// awstm
module awstm(
        pps,
        tevt,
        evt,
        rst_n,
        clk
    );
For scale: about 2400 cells after synthesis, roughly 67 I/O pins, roughly 15000 sq um of cells after synthesis.
make LEC_CHECK=0 ABC_AREA=1 CAP_MARGIN=20 CORE_MARGIN=2 CORE_UTILIZATION=40 CTS_CLUSTER_DIAMETER=374 CTS_CLUSTER_SIZE=97 PLACE_DENSITY=0.6 SETUP_SLACK_MARGIN=1.05 SLEW_MARGIN=20 TNS_END_PERCENT=10 finish   # period 3.58 ns
run.sh (not shown) runs the stock make flow with config.mk's settings and CLKGATE_MAP_FILE=.
Edit:
--- a/flow/config.mk
+++ b/flow/config.mk
@@ -6,10 +6,9 @@
 export NUM_CORES = 4
 export LEC_CHECK = 0
-export ABC_AREA = 1
 export CAP_MARGIN = 20
 export CORE_MARGIN = 2
-export CORE_UTILIZATION = 40
-export CTS_CLUSTER_DIAMETER = 374
-export CTS_CLUSTER_SIZE = 97
+export CORE_UTILIZATION = 46
+export CTS_CLUSTER_DIAMETER = 350
+export CTS_CLUSTER_SIZE = 99
 export PLACE_DENSITY = 0.6
 export SETUP_SLACK_MARGIN = 1.05
Effect: Register-to-register slack is worse by 0.54 ns. Die area fell by about 22%. Via count fell by about 23%. Worst setup slack is worse by 0.54 ns. Global-route usage rose by 1.3 points. Wire length fell by 20%. Clock skew rose by 0.0047 ns. Flip-flop count does not change. Cell area fell by 8.4%. Hold slack is worse by 0.054 ns.
Edit:
==> flow/config.mk (replaced) <==
export PLATFORM = sky130hd
export DESIGN_NAME = awstm
export DESIGN_NICKNAME = awstm
export VERILOG_FILES = /design/flow/design.v
export SDC_FILE = /design/flow/constraint.sdc
export NUM_CORES = 4
export LEC_CHECK = 0
export CAP_MARGIN = 20
export CORE_MARGIN = 2
export CORE_UTILIZATION = 40
export CTS_CLUSTER_DIAMETER = 217
export MAX_ROUTING_LAYER = met4
export SLEW_MARGIN = 20
==> flow/constraint.sdc (replaced) <==
create_clock -name core_clock -period 6.0 [get_ports {clk}]
set_input_delay 1.2000 -clock core_clock [delete_from_list [all_inputs] [get_ports {clk}]]
set_output_delay 1.2000 -clock core_clock [all_outputs]
set_load 0.01 [all_outputs]
Outcome: Power came out lower by well over a third; global-route usage came out lower by 4.7 points; wire length came out lower by roughly a tenth; worst setup slack improves by 1.3 ns; sequential share of layout area came out higher by 3.0 points; design area came out lower by roughly a tenth; die area came out higher by about a fifth; combinational power came out lower by well over a third; core utilization came out lower by 13 points; count of clock-buffer cells in the layout stays the same; sequential cell count is unchanged.
Edit:
--- a/flow/config.mk
+++ b/flow/config.mk
@@ -6,8 +6,13 @@
 export NUM_CORES = 4
 export LEC_CHECK = 0
+export ABC_AREA = 1
 export CAP_MARGIN = 20
+export CORE_ASPECT_RATIO = 1.06
 export CORE_MARGIN = 2
-export CORE_UTILIZATION = 40
-export CTS_CLUSTER_DIAMETER = 217
-export MAX_ROUTING_LAYER = met4
+export CORE_UTILIZATION = 46
+export CTS_CLUSTER_DIAMETER = 370
+export CTS_CLUSTER_SIZE = 98
+export PLACE_DENSITY_LB_ADDON = 0.29
+export SETUP_SLACK_MARGIN = 0.11
 export SLEW_MARGIN = 20
+export TNS_END_PERCENT = 20
Outcome: The new run went through all stages and came out clean; die size goes down by a few percent; sequential power goes down by about a fifth; register-to-register slack improves by 0.64 ns; core utilization goes up by 5.5 points; via count goes up by a quarter to a third.

* * *

exp/zinc:
The RTL this note starts from:
==> flow/design.v <==
`timescale 1ns / 1ps
module awstm(
        pps,
        tevt,
        evt,
        rst_n,
        clk
    );
    input pps;
    input [31:0] tevt;
    output [31:0] evt;
    input rst_n;
    input clk;
    reg r_pps, r_awspps;
    reg [26:0] r_tcyc;       
    reg [26:0] r_td;         
    reg [30:0] r_awstm;      
    reg [30:0] r_tmev_next;  
    reg [31:0] r_set_tmev;  
    reg [10:0] r_tcor;       
    reg [10:0] r_tcor_max;   
    reg r_pps_lock;          
    wire evt_pps;            
    parameter [26:0] p_cyc_per_sec  = 27'd9_999;   
    parameter [26:0] p_pps_to       = 27'd14_999;  
    parameter [30:0] p_awstm_max    = 31'd99_999;   
    assign evt = r_set_tmev;
    assign evt_pps = pps & ~r_pps;
    wire [26:0] td_abs;
    wire [25:0] tmp1_td_abs;
    wire [25:0] tmp2_td_abs;
    wire [10:0] tmp_tcor_max;
    assign td_abs = (r_td[26] ? (~r_td + 17'd1): r_td);
    genvar i;
    assign tmp1_td_abs[25] = td_abs[25];  
    generate 
        for(i = 24; i >= 0; i=i-1) begin :g_tmp1_td_abs
            assign tmp1_td_abs[i] = td_abs[i+1] | td_abs[i];  
        end 
    endgenerate
    assign tmp2_td_abs[25] = tmp1_td_abs[25];
    generate
        for(i = 24; i >= 0; i=i-1) begin: g_tmp2_td_abs
            assign tmp2_td_abs[i] = tmp1_td_abs[i+1] ^ tmp1_td_abs[i];
        end
    endgenerate
    assign tmp_tcor_max[2:0] = 3'b000;
    generate 
        for(i = 0; i < 7; i=i+1) begin: g_tmp_tcor_max
            assign tmp_tcor_max[i+3] = tmp2_td_abs[25-i]; 
        end
    endgenerate
    assign tmp_tcor_max[10] = (tmp1_td_abs[20] & !tmp2_td_abs[20] ? 1'b0 : 1'b1); 
    always @(posedge clk or negedge rst_n) begin
        if(rst_n == 1'b0) begin
            r_pps <= 1'b0;
            r_awspps <= 1'b0;
            r_pps_lock <= 1'b0;
            r_tcyc <= 27'd0;
            r_td <= 27'd0;
            r_tcor <= 11'd0;
            r_tcor_max <= 11'd1024;
            r_awstm <= 31'd0;
            r_tmev_next <= 31'd0;
            r_set_tmev <= 32'd0;
        end else begin
            r_pps <= pps;
            r_tcyc <= r_tcyc + 1;
            r_tcor_max <= tmp_tcor_max;
            if(r_tcor >= r_tcor_max) begin
                r_tcor <= 10'd0;
            end else begin
                r_tcor <= r_tcor + 1;
            end
            if(r_tcyc == p_cyc_per_sec) begin
                r_awspps <= 1'b1;
            end else begin
                r_awspps <= 1'b0;
            end
            if(evt_pps) begin
                r_pps_lock <= 1'b1;
                r_tcyc <= 27'd0;
                r_td <= r_td + p_cyc_per_sec + ~r_tcyc + 27'd1;
            end else begin
                if(r_tcyc == p_pps_to) begin  
                    r_pps_lock <= 1'b0;
                    r_tcyc <= (p_pps_to - p_cyc_per_sec);     
                end                
            end
            if(r_awstm >= p_awstm_max) begin
                r_awstm <= 31'd0;
            end else begin
                if(r_tcor == r_tcor_max) begin
                    if(r_td[26]) begin  
                        r_awstm <= r_awstm;
                        r_td <= r_td + 27'd1;
                    end else begin  
                        r_awstm <= r_awstm + 31'd2;
                        r_td <= r_td - 27'd1;
                    end
                end else begin
                    r_awstm <= r_awstm + 31'd1;
                end
            end
            if(r_tmev_next == r_awstm || (r_tmev_next + 31'd1) == r_awstm) begin
                r_set_tmev <= {r_pps_lock, r_awstm};
                r_tmev_next <= r_tmev_next + tevt;
            end
            if(r_tmev_next > p_awstm_max) begin
                r_tmev_next <= r_tmev_next + ~p_awstm_max + 31'd1;
            end             
        end
    end
endmodule
Settings: LEC_CHECK=0, ABC_AREA=0, CAP_MARGIN=20, CELL_PAD_IN_SITES_DETAIL_PLACEMENT=2, CELL_PAD_IN_SITES_GLOBAL_PLACEMENT=2, CORE_ASPECT_RATIO=1.42, CORE_MARGIN=10, CORE_UTILIZATION=42, CTS_CLUSTER_SIZE=11, GPL_ROUTABILITY_DRIVEN=0, GPL_TIMING_DRIVEN=0, HOLD_SLACK_MARGIN=0.19, MIN_ROUTING_LAYER=met1, PLACE_DENSITY_LB_ADDON=0.06, SLEW_MARGIN=10, TNS_END_PERCENT=85; clock period 2.52 ns.
The log for exp/zinc ends in 4_1_cts with error DPL-0033, so the run never completed.
The following lists how exp/delta was set up differently from exp/zinc:
Settings: CTS_CLUSTER_DIAMETER newly set to 250; PLACE_DENSITY newly set to 0.35; CORE_MARGIN changed from 10 to 2; CELL_PAD_IN_SITES_DETAIL_PLACEMENT removed (was 2); CELL_PAD_IN_SITES_GLOBAL_PLACEMENT changed from 2 to 0; CAP_MARGIN changed from 20 to 5; SETUP_SLACK_MARGIN newly set to -0.23; GPL_ROUTABILITY_DRIVEN removed (was 0); TNS_END_PERCENT removed (was 85); HOLD_SLACK_MARGIN removed (was 0.19); CTS_CLUSTER_SIZE changed from 11 to 99; CORE_ASPECT_RATIO changed from 1.42 to 0.5; PLACE_DENSITY_LB_ADDON removed (was 0.06); ABC_AREA changed from 0 to 1; CORE_UTILIZATION changed from 42 to 70.
- Although it ran to completion, exp/delta produced a layout that fails the final checks because of setup timing.
- exp/zinc → exp/delta: area fraction in xor and xnor cells now sits lower, count of standard-cell rows decreased 40, adder and majority cell fraction of the synthesized area saw a decrease.
- Against exp/zinc, exp/delta reports a die extent in y that is lower.
- exp/delta: area after synthesis 0.0017 mm2 above exp/zinc
- Against exp/zinc as the reference, exp/delta delivers a higher cell count in the Yosys report.
Changes in exp/garnet relative to exp/delta:
Settings: removing ABC_AREA (formerly 1); setting HOLD_SLACK_MARGIN to -0.1 for the first time; removing PLACE_DENSITY (formerly 0.35); removing CTS_CLUSTER_SIZE (formerly 99); removing SETUP_SLACK_MARGIN (formerly -0.23); removing MIN_ROUTING_LAYER (formerly met1); removing CELL_PAD_IN_SITES_GLOBAL_PLACEMENT (formerly 0); removing GPL_TIMING_DRIVEN (formerly 0); changing SLEW_MARGIN from 10 to 20; changing CAP_MARGIN from 5 to 20; removing CORE_ASPECT_RATIO (formerly 0.5); removing CTS_CLUSTER_DIAMETER (formerly 250); changing the clock period (ns, I/O delays scaled along) from 2.52 to 3.2.
--- outcome ---
exp/garnet -> stages 100% | layout checks FAIL | setup timing
The maximum clock frequency of exp/garnet is lower than that of exp/delta.
Max netlist area before placement across exp/garnet and exp/delta: exp/delta
Between exp/garnet and exp/delta, the required time at the worst-slack endpoint is higher for exp/garnet.
Measured against each other, exp/garnet and exp/delta differ in share of power burned in registers, the higher figure coming from exp/delta.
Summary of exp/garnet over exp/delta: count of placed standard cells in the final layout, fillers left out went down by 761, critical path depth went up by 5, quantity of hold-fixing buffers added after cts went down by 1.
Power figures rest on the tool's default switching activity, not on a simulated workload.
